==> trial 14: inputs <==
Design calc_didactic, start of the top module:
module calc_didactic(
        clk,
        rst,
        mem_addr,
        mem_we,
        mem_wdata,
        mem_rdata
    );
Settings: LEC_CHECK=0, ABC_AREA=0, CAP_MARGIN=20, CELL_PAD_IN_SITES_GLOBAL_PLACEMENT=0, CORE_MARGIN=2, CORE_UTILIZATION=42, CTS_CLUSTER_SIZE=39, PLACE_DENSITY_LB_ADDON=0.28, SETUP_SLACK_MARGIN=1.99, SLEW_MARGIN=20, TNS_END_PERCENT=45; clock period 16.4 ns.
run.sh (not shown) runs the stock make flow with config.mk's settings and CLKGATE_MAP_FILE=.
==> trial 12 (differences from trial 14) <==
==> flow/config.mk (replaced) <==
export PLATFORM = sky130hd
export DESIGN_NAME = calc_didactic
export DESIGN_NICKNAME = calc_didactic
export VERILOG_FILES = /design/flow/design.v
export SDC_FILE = /design/flow/constraint.sdc
export NUM_CORES = 4
export LEC_CHECK = 0
export ABC_AREA = 1
export CAP_MARGIN = 20
export CORE_MARGIN = 2
export CORE_UTILIZATION = 72
export CTS_CLUSTER_DIAMETER = 205
export CTS_CLUSTER_SIZE = 25
export MAX_ROUTING_LAYER = met4
export PLACE_DENSITY_LB_ADDON = 0.05
export SLEW_MARGIN = 20
export TNS_END_PERCENT = 70
==> flow/constraint.sdc (replaced) <==
create_clock -name core_clock -period 5.5 [get_ports {clk}]
set_input_delay 1.1000 -clock core_clock [delete_from_list [all_inputs] [get_ports {clk}]]
set_output_delay 1.1000 -clock core_clock [all_outputs]
set_load 0.01 [all_outputs]
==> out/results.tsv <==
metric	value	unit
status	finished clean	
placed_cell_area	17500	um^2
power	1.39	mW
syn_inst	1833	
n_all_inverters	105	
use_met2	43.3	%
the above is filed under trial 14

==> out/results.tsv <==
metric	value	unit
status	did not finish	
stop_stage	global routing	
cts_buffers	13	
ys_types	68	
holdBufCountCts	0	
syn_inst	2243	
top_area_cell	edfxtp_1	
logic_family	simple AND/OR/NAND/NOR gates	
placed_cell_area	18300	um^2
ys.flop_type	edfxtp_1	
the above is filed under trial 12



==> run B <==
calc_didactic again, from the RTL that the note above started with.
Settings: LEC_CHECK=0, CAP_MARGIN=20, CELL_PAD_IN_SITES_DETAIL_PLACEMENT=1, CORE_MARGIN=5, CORE_UTILIZATION=40, CTS_CLUSTER_SIZE=15, SLEW_MARGIN=20; clock period 10.2 ns.
==> inputs of run M, as changes to run B <==
--- a/flow/config.mk
+++ b/flow/config.mk
@@ -8,6 +8,7 @@
 export CAP_MARGIN = 20
-export CELL_PAD_IN_SITES_DETAIL_PLACEMENT = 1
-export CORE_MARGIN = 5
-export CORE_UTILIZATION = 40
-export CTS_CLUSTER_SIZE = 15
+export CORE_MARGIN = 2
+export CORE_UTILIZATION = 65
+export CTS_CLUSTER_DIAMETER = 30
+export MAX_ROUTING_LAYER = met4
+export SETUP_SLACK_MARGIN = 1.47
 export SLEW_MARGIN = 20
==> flow/constraint.sdc (replaced) <==
create_clock -name core_clock -period 6.43 [get_ports {clk}]
set_input_delay 1.2860 -clock core_clock [delete_from_list [all_inputs] [get_ports {clk}]]
set_output_delay 1.2860 -clock core_clock [all_outputs]
set_load 0.01 [all_outputs]
==> results_slide.txt <==
Physical Implementation Snapshot

Status
  – Outcome: complete, no violations

Detailed routing
  – Routed wl met3: 4218 microns

Pwr
  – Comb power: 0.288 mW
  – Reg power frac: 0.467
  – P_sw: 0.6307 mW
  – Cell-internal power: 1.639 mW

Final layout
  – Seq/total area: 0.3373
  – Clock buffer count: 37

STA
  – Min Hold Slack: 0.4705 ns

GRT
  – GR Layer Usage met1: 0.3628

Worst setup path
  – Reg2reg start: uc.state[1]$_SDFF_PP0_

Place
  – Dpl hpwl: 46860 microns

Clocking
  – CTS H-tree depth: 1
-- figures above: run B

==> results_slide.txt <==
Flow Results at a Glance

Synth
  – Most frequent cell after synthesis: nand2_1
  – Net count after synthesis: 1953
  – EDFF count, synth: 141

Place
  – Dpl hpwl: 43150 microns

GRT
  – GR Layer Usage met1: 0.7551
  – Met2 Usage GRT: 0.8834

Status
  – Stopping stage: global routing
  – Outcome: aborted with a tool error
  – Error: [ERROR GRT-0232] Routing congestion too high. Check the congestion heatmap in the GUI.

Clocking
  – CTS H-tree depth: 2
-- figures above: run M

Power is estimated from default activity; no workload was simulated.
